==> garnet: inputs <==
==> flow/design.v <==
module sw(i0, i1, i2, i3, o0, o1, o2, o3, clk, rst);
  input clk, rst;
  input [9:0] i0, i1, i2, i3;
  output [9:0] o0, o1, o2, o3;
	wire [9:0] co0, co1, co2, co3;  
	wire [3:0] req0, req1, req2, req3;  
	ib ib0(i0, co0, req0, ack0, full0, clk, rst);
	ib ib1(i1, co1, req1, ack1, full1, clk, rst);
	ib ib2(i2, co2, req2, ack2, full2, clk, rst);
	ib ib3(i3, co3, req3, ack3, full3, clk, rst);
	ackor ackor0(ack00, ack10, ack20, ack30, ack0);
	ackor ackor1(ack01, ack11, ack21, ack31, ack1);
	ackor ackor2(ack02, ack12, ack22, ack32, ack2);
	ackor ackor3(ack03, ack13, ack23, ack33, ack3);
	arb arb0(req0[0], req1[0], req2[0], req3[0], ack00, ack01, ack02, ack03, clk, rst);
	arb arb1(req0[1], req1[1], req2[1], req3[1], ack10, ack11, ack12, ack13, clk, rst);
	arb arb2(req0[2], req1[2], req2[2], req3[2], ack20, ack21, ack22, ack23, clk, rst);
	arb arb3(req0[3], req1[3], req2[3], req3[3], ack30, ack31, ack32, ack33, clk, rst);
	cb cb(co0, co1, co2, co3, o0, o1, o2, o3,
		{ack03, ack02, ack01, ack00}, {ack13, ack12, ack11, ack10},
		{ack23, ack22, ack21, ack20}, {ack33, ack32, ack31, ack30});
endmodule
module ib(pkti, pkto, req, ack, full, clk, rst);
  input ack, clk, rst;
  input [9:0] pkti;
  output full;
  output [9:0] pkto;
  output [3:0] req;
	wire [3:0] reqi;
	mkwe mkwe(pkti, we);  
	fifo fifo(pkti, we, full, pkto, re, empty, clk, rst);
	isbm isbm(pkto[9:8], re, empty, reqi, req, ack, clk, rst);
	mkreq mkreq(pkto, reqi, clk, rst);
endmodule
module isbm(cmd, re, empty, reqi, req_out, ack, clk, rst);
  input clk, rst, empty, ack;
  input [1:0] cmd;
  input [3:0] reqi;
  output re;
  reg [3:0] req;
  reg [1:0] mode;
  localparam MODE_WAIT_HEAD = 2'b00;
  localparam MODE_WAIT_ACK = 2'b01;
  localparam MODE_WAIT_TAIL = 2'b10;
  localparam CMD_HEAD = 2'b10;
  localparam CMD_TAIL = 2'b11;
  output [3:0] req_out;
  assign req_out = req;
  assign re = ack;
  always @(posedge clk) begin
    if (rst) begin
      mode <= MODE_WAIT_HEAD;
      req <= 0;
    end else begin
      if (mode == MODE_WAIT_HEAD && !empty && cmd == CMD_HEAD) begin
        mode <= MODE_WAIT_ACK;
        req <= reqi;
      end else if (mode == MODE_WAIT_ACK && ack) begin
        mode <= MODE_WAIT_TAIL;
      end else if (mode == MODE_WAIT_TAIL && !empty && cmd == CMD_TAIL) begin
        mode <= MODE_WAIT_HEAD;
        req <= 0;
      end else begin
      end
    end
  end
endmodule
module fifo(in, we, full, out, re, empty, clk, rst);
  input clk, rst, we, re;
  input [9:0] in;
  output [9:0] out;
  output empty, full;
  reg [4:0] head, tail;
  reg [9:0] buffer [0:16];  
  wire [4:0] next_head;
  wire [4:0] next_tail;
  assign out = empty ? {(9+1){1'b0}} : buffer[head];
  assign next_head = (head + 1) % 17;
  assign next_tail = (tail + 1) % 17;
  assign empty = (head == tail);
  assign full = (next_tail == head);
  integer i;
  always @(posedge clk) begin
    if (rst) begin
      head <= 0;
      tail <= 0;
      for (i = 0; i <= 16; i++) begin
        buffer[i] = 0;
      end
    end else begin
      if (we & !full) begin
        buffer[tail] <= in;
        tail <= next_tail;
      end
      if (re & !empty) begin
        head <= next_head;
      end
    end
  end
endmodule
module mkreq(pkt, req, clk, rst);
  input clk, rst;
  input [9:0] pkt;
  output [3:0] req;
  assign req = pkt[9:8] == 2'b10 ? (1 << pkt[1:0]) : 0;
endmodule
module mkwe (pkt, we);
  input [9:0] pkt;
  output we;
  assign we = pkt[9:8] != 0;
endmodule
module arb (req0, req1, req2, req3, ack0, ack1, ack2, ack3, clk, rst);
  input clk, rst;
  input req0, req1, req2, req3;  
  output ack0, ack1, ack2, ack3;  
  reg [3:0] lead;  
  reg [2:0] ack;  
  wire [3:0] first, second, third, forth;
  wire [3:0] reqs;
  assign first = lead;
  assign second = (lead + 1) % 4;
  assign third = (lead + 2) % 4;
  assign forth = (lead + 3) % 4;
  assign reqs = {req3, req2, req1, req0};
  assign ack0 = (req0 && ack == 1);
  assign ack1 = (req1 && ack == 2);
  assign ack2 = (req2 && ack == 3);
  assign ack3 = (req3 && ack == 4);
  always @(posedge clk) begin
    if (rst) begin
      lead <= 0;
      ack <= 0;
    end else begin
      if (ack != 0) begin
        if ((ack == 1 && !req0) || (ack == 2 && !req1) || (ack == 3 && !req2) || (ack == 4 && !req3)) begin
          ack <= 0;
        end
      end else begin
        if (reqs[first]) begin
          ack <= first + 1;
          lead <= (lead + 1) % 4;
        end else if (reqs[second]) begin
          ack <= second + 1;
          lead <= (lead + 1) % 4;
        end else if (reqs[third]) begin
          ack <= third + 1;
          lead <= (lead + 1) % 4;
        end else if (reqs[forth]) begin
          ack <= forth + 1;
          lead <= (lead + 1) % 4;
        end else begin
        end
      end
    end
  end
endmodule
module cb(i0, i1, i2, i3, o0, o1, o2, o3, d0, d1, d2, d3);
  input [9:0] i0, i1, i2, i3;
  input [3:0] d0, d1, d2, d3;
  output [9:0] o0, o1, o2, o3;
  cbsel cbsel0(i0, i1, i2, i3, o0, d0);
  cbsel cbsel1(i0, i1, i2, i3, o1, d1);
  cbsel cbsel2(i0, i1, i2, i3, o2, d2);
  cbsel cbsel3(i0, i1, i2, i3, o3, d3);
endmodule
module cbsel (in0, in1, in2, in3, out, port);
  input [9:0] in0, in1, in2, in3;
  input [3:0] port;
  output[9:0] out;
  assign out = (port == 4'b0000) ? 0 :
               (port == 4'b0001) ? in0 :
               (port == 4'b0010) ? in1 :
               (port == 4'b0100) ? in2 :
               (port == 4'b1000) ? in3 :
               9'bx;
endmodule
module ackor (ack0, ack1, ack2, ack3, ack);
  input ack0, ack1, ack2, ack3;
  output ack;
  assign ack = ack0 || ack1 || ack2 || ack3;
endmodule
==> flow/run.sh <==
#!/bin/bash
# the make line also repeats each setting of config.mk as NAME=value (left out here)
make -C /OpenROAD-flow-scripts/flow DESIGN_CONFIG=/design/flow/config.mk WORK_HOME=/design/flow/orfs CLKGATE_MAP_FILE= finish
==> flow/config.mk <==
export PLATFORM = sky130hd
export DESIGN_NAME = sw
export DESIGN_NICKNAME = sw
export VERILOG_FILES = /design/flow/design.v
export SDC_FILE = /design/flow/constraint.sdc
export NUM_CORES = 4
export LEC_CHECK = 0
export CAP_MARGIN = 20
export CORE_MARGIN = 2
export CORE_UTILIZATION = 40
export PLACE_DENSITY = 0.6
export SETUP_SLACK_MARGIN = 1.6
export SLEW_MARGIN = 20
==> flow/constraint.sdc <==
create_clock -name core_clock -period 5.92 [get_ports {clk}]
set_input_delay 1.1840 -clock core_clock [delete_from_list [all_inputs] [get_ports {clk}]]
set_output_delay 1.1840 -clock core_clock [all_outputs]
set_load 0.01 [all_outputs]
==> ember (differences from garnet) <==
Settings changed: CORE_UTILIZATION 40 to 61, PLACE_DENSITY 0.6 to default, SETUP_SLACK_MARGIN 1.6 to 0.89.
==> flow/constraint.sdc (replaced) <==
create_clock -name core_clock -period 3.43 [get_ports {clk}]
set_input_delay 0.6860 -clock core_clock [delete_from_list [all_inputs] [get_ports {clk}]]
set_output_delay 0.6860 -clock core_clock [all_outputs]
set_load 0.01 [all_outputs]
==> amber (differences from garnet) <==
Settings changed: CORE_UTILIZATION 40 to 62, CTS_CLUSTER_SIZE from default to 97, SETUP_SLACK_MARGIN 1.6 to default.
==> flow/constraint.sdc (replaced) <==
create_clock -name core_clock -period 4.83 [get_ports {clk}]
set_input_delay 0.9660 -clock core_clock [delete_from_list [all_inputs] [get_ports {clk}]]
set_output_delay 0.9660 -clock core_clock [all_outputs]
set_load 0.01 [all_outputs]
==> results <==
item	amber	ember	garnet
Outcome	no timing/DRC/antenna violations	complete, but fails checks	no timing/DRC/antenna violations
Violated checks	-	setup timing	-
Non-clock buffering overhead	0.0558	0.125	0.0701
DRC marker count from the first detailed-route iteration	4,825	5,882	4,627
Type of the tightest min-delay check	register to register	primary input to register	register to register
Met2 routing resource usage after global routing	0.494	0.532	0.326
Final-stage net count	4,751	5,270	4,795
Footprint of the flip-flops and latches	40,600 µm²	40,700 µm²	40,700 µm²
Core utilization of the finished layout	0.721	0.806	0.490
Clock-pin transition on the worst setup and hold timing paths	0.06 ns	0.07 ns	0.06 ns
Combinational-cell power consumption	7.52 mW	16.7 mW	7.21 mW
Post-Layout Cell Count	6,120	6,641	6,866
Worst hold path endpoint	ib3.isbm.mode[1]$_DFF_P_	arb1.ack[1]$_SDFFE_PP0P_	ib3.isbm.mode[1]$_DFF_P_
Late-Pin Clk Latency	0.77 ns	0.77 ns	0.82 ns
Reg-to-reg startpoint	ib0.fifo.tail[0]$_SDFFE_PP0P_	ib0.fifo.tail[0]$_SDFFE_PP0P_	ib3.fifo.tail[0]$_SDFFE_PP0P_


==> run a: inputs <==
Starts from the design.v that is shown in full above.
Settings: LEC_CHECK=0, CAP_MARGIN=20, CORE_MARGIN=2, CORE_UTILIZATION=13, PLACE_DENSITY=0.6, SLEW_MARGIN=20; clock period 6.4 ns.
run.sh (not shown) runs the stock make flow with config.mk's settings and CLKGATE_MAP_FILE=.
==> run b (differences from run a) <==
- ABC_AREA: default -> 0
- CORE_ASPECT_RATIO: default -> 0.5
- CORE_UTILIZATION: 13 -> 72
- CTS_CLUSTER_DIAMETER: default -> 360
- CTS_CLUSTER_SIZE: default -> 40
- PLACE_DENSITY: 0.6 -> default
- PLACE_DENSITY_LB_ADDON: default -> 0.02
- SETUP_SLACK_MARGIN: default -> 0.96
==> flow/constraint.sdc (replaced) <==
create_clock -name core_clock -period 3.29 [get_ports {clk}]
set_input_delay 0.6580 -clock core_clock [delete_from_list [all_inputs] [get_ports {clk}]]
set_output_delay 0.6580 -clock core_clock [all_outputs]
set_load 0.01 [all_outputs]
==> run c (differences from run a) <==
- ABC_AREA: default -> 0
- CAP_MARGIN: 20 -> 35
- CELL_PAD_IN_SITES_DETAIL_PLACEMENT: default -> 0
- CELL_PAD_IN_SITES_GLOBAL_PLACEMENT: default -> 1
- CORE_ASPECT_RATIO: default -> 0.54
- CORE_MARGIN: 2 -> 4
- CORE_UTILIZATION: 13 -> 25
- CTS_CLUSTER_DIAMETER: default -> 247
- CTS_CLUSTER_SIZE: default -> 17
- GPL_TIMING_DRIVEN: default -> 0
- MAX_ROUTING_LAYER: default -> met4
- MIN_ROUTING_LAYER: default -> met1
- PLACE_DENSITY: 0.6 -> default
- PLACE_DENSITY_LB_ADDON: default -> 0.22
- TNS_END_PERCENT: default -> 15
==> flow/constraint.sdc (replaced) <==
create_clock -name core_clock -period 5.23 [get_ports {clk}]
set_input_delay 1.0460 -clock core_clock [delete_from_list [all_inputs] [get_ports {clk}]]
set_output_delay 1.0460 -clock core_clock [all_outputs]
set_load 0.01 [all_outputs]
==> summary of the runs <==
Run c completed without violations. Run a produced a clean layout. Run b aborted during global routing (ODB-0269). Between run c and run a, the lower setup slack is in run c (gap 0.032 ns). Of run c and run a, run a has the higher clock skew (gap 0.039 ns). Between run a and run c, the lower total power is in run a (gap about 14%, measured against run c). Against run a, the cell count of run c is lower by 26%. Against run c, the critical path depth of run a is lower by 3. Of run c and run a, run c has the higher sequential power (gap 21%, measured against run a). Against run c, the clock-buffer cell count of run a is higher by 17.
==> figures <==
Buffers, non-clock: run a 302; run c 588; run b -
Multi-input gate share of the layout cell area: run a 27.8%; run c 30.1%; run b -
Top cell class by occupied area: run a flip-flops and latches; run c flip-flops and latches; run b -
Worst path required time: run a 5.12 ns; run c 4.18 ns; run b -
Largest incremental delay on the critical path: run a 0.67 ns; run c 0.61 ns; run b -
Worst setup slack after placement: run a 0.996 ns; run c -1.75 ns; run b -0.995 ns
R2r worst-path depth: run a 15; run c 16; run b -
Number of nets still failing antenna checks after routing: run a 0; run c 0; run b -
Post-CTS Setup Bufs: run a 0; run c 75; run b 135
Total length of routed met2 wires: run a 83.5 mm; run c 83.1 mm; run b -
Hold WC Path Type: run a flop to flop; run c flop to flop; run b -
Status: run a complete, no violations; run c complete, no violations; run b did not finish
Last stage reached: run a -; run c -; run b global routing
Met1 routed wirelength after detailed routing: run a 75.1 mm; run c 124 mm; run b -
Seq/total area: run a 52.0%; run c 53.0%; run b -
Total wire length: run a 185 mm; run c 230 mm; run b -
Worst hold margin: run a 0.461 ns; run c 0.471 ns; run b -


==> inputs of trial 59 <==
RTL: the design.v shown in full above, as it stands there.
clock: 3.29 ns
lec_check: 0
cap_margin: 20
core_margin: 2
core_utilization: 72
cts_cluster_diameter: 362
cts_cluster_size: 44
place_density_lb_addon: 0.02
setup_slack_margin: 0.89
slew_margin: 20
==> build 77: changes against trial 59 <==
- CORE_UTILIZATION: 72 -> 39
- CTS_CLUSTER_DIAMETER: 362 -> unset
- CTS_CLUSTER_SIZE: 44 -> unset
- PLACE_DENSITY_LB_ADDON: 0.02 -> 0.09
- SETUP_SLACK_MARGIN: 0.89 -> 0.67
- TNS_END_PERCENT: unset -> 50
==> flow/constraint.sdc (replaced) <==
create_clock -name core_clock -period 3.6 [get_ports {clk}]
set_input_delay 0.7200 -clock core_clock [delete_from_list [all_inputs] [get_ports {clk}]]
set_output_delay 0.7200 -clock core_clock [all_outputs]
set_load 0.01 [all_outputs]
==> trial 17: changes against trial 59 <==
- ABC_AREA: unset -> 0
- CELL_PAD_IN_SITES_GLOBAL_PLACEMENT: unset -> 0
- CORE_ASPECT_RATIO: unset -> 0.54
- CORE_UTILIZATION: 72 -> 69
- CTS_CLUSTER_DIAMETER: 362 -> 247
- CTS_CLUSTER_SIZE: 44 -> 13
- GPL_TIMING_DRIVEN: unset -> 1
- HOLD_SLACK_MARGIN: unset -> -0.08
- MAX_ROUTING_LAYER: unset -> met4
- PLACE_DENSITY_LB_ADDON: 0.02 -> 0.07
- SETUP_SLACK_MARGIN: 0.89 -> 0.99
==> flow/constraint.sdc (replaced) <==
create_clock -name core_clock -period 3.42 [get_ports {clk}]
set_input_delay 0.6840 -clock core_clock [delete_from_list [all_inputs] [get_ports {clk}]]
set_output_delay 0.6840 -clock core_clock [all_outputs]
set_load 0.01 [all_outputs]
==> summary of the runs <==
- Against build 77, the via count of trial 17 is larger by about 20%.
- In trial 17 the count of clock-buffer cells in the layout is higher than in build 77, by 20.
- Between trial 17 and build 77, the lower combinational power is in build 77 (gap about 15%, measured against build 77).
- Against build 77, the wire length of trial 17 is higher by about 23%.
- Trial 17 finished but failed the layout checks on negative setup slack. Trial 59 failed in global routing (ODB-0269). Build 77 produced a layout that fails on negative setup slack.
- In trial 17 the sequential power is larger than in build 77, by about 7%.
- Of trial 17 and build 77, build 77 has the higher worst setup slack (gap 430 ps).
==> figures <==
|  | trial 17 | build 77 | trial 59 |
|---|---|---|---|
| Crit-path max cell delay | 390 ps | 520 ps | - |
| Final setup violating endpoints | 2047 | 2001 | - |
| Number of slew-limit violations in the final report | 0 | 0 | - |
| Multi-input logic portion of the cell area | 30.9% | 30.1% | - |
| Outcome | complete, but fails checks | complete, but fails checks | aborted with a tool error |
| Failing step | - | - | global routing |
| Violated checks | negative setup slack | negative setup slack | - |
| Seq pwr | 20.6 mW | 19.3 mW | - |
| Met1 WL | 73.7 mm | 84.9 mm | - |
| Clock power frac | 25.7% | 30.9% | - |
| Seq cells | 1388 | 1388 | - |
| Largest fanout of any net on the critical path | 8 | 7 | - |
| Combinational share of power | 34.0% | 30.2% | - |
| Die outline height | 227 um | 408 um | 302 um |
| Area of the die | 0.0950 sq mm | 0.167 sq mm | 0.0910 sq mm |
| Number of instances resized during post-cts repair | 501 | 413 | 451 |
Power figures rest on the tool's default switching activity, not on a simulated workload.
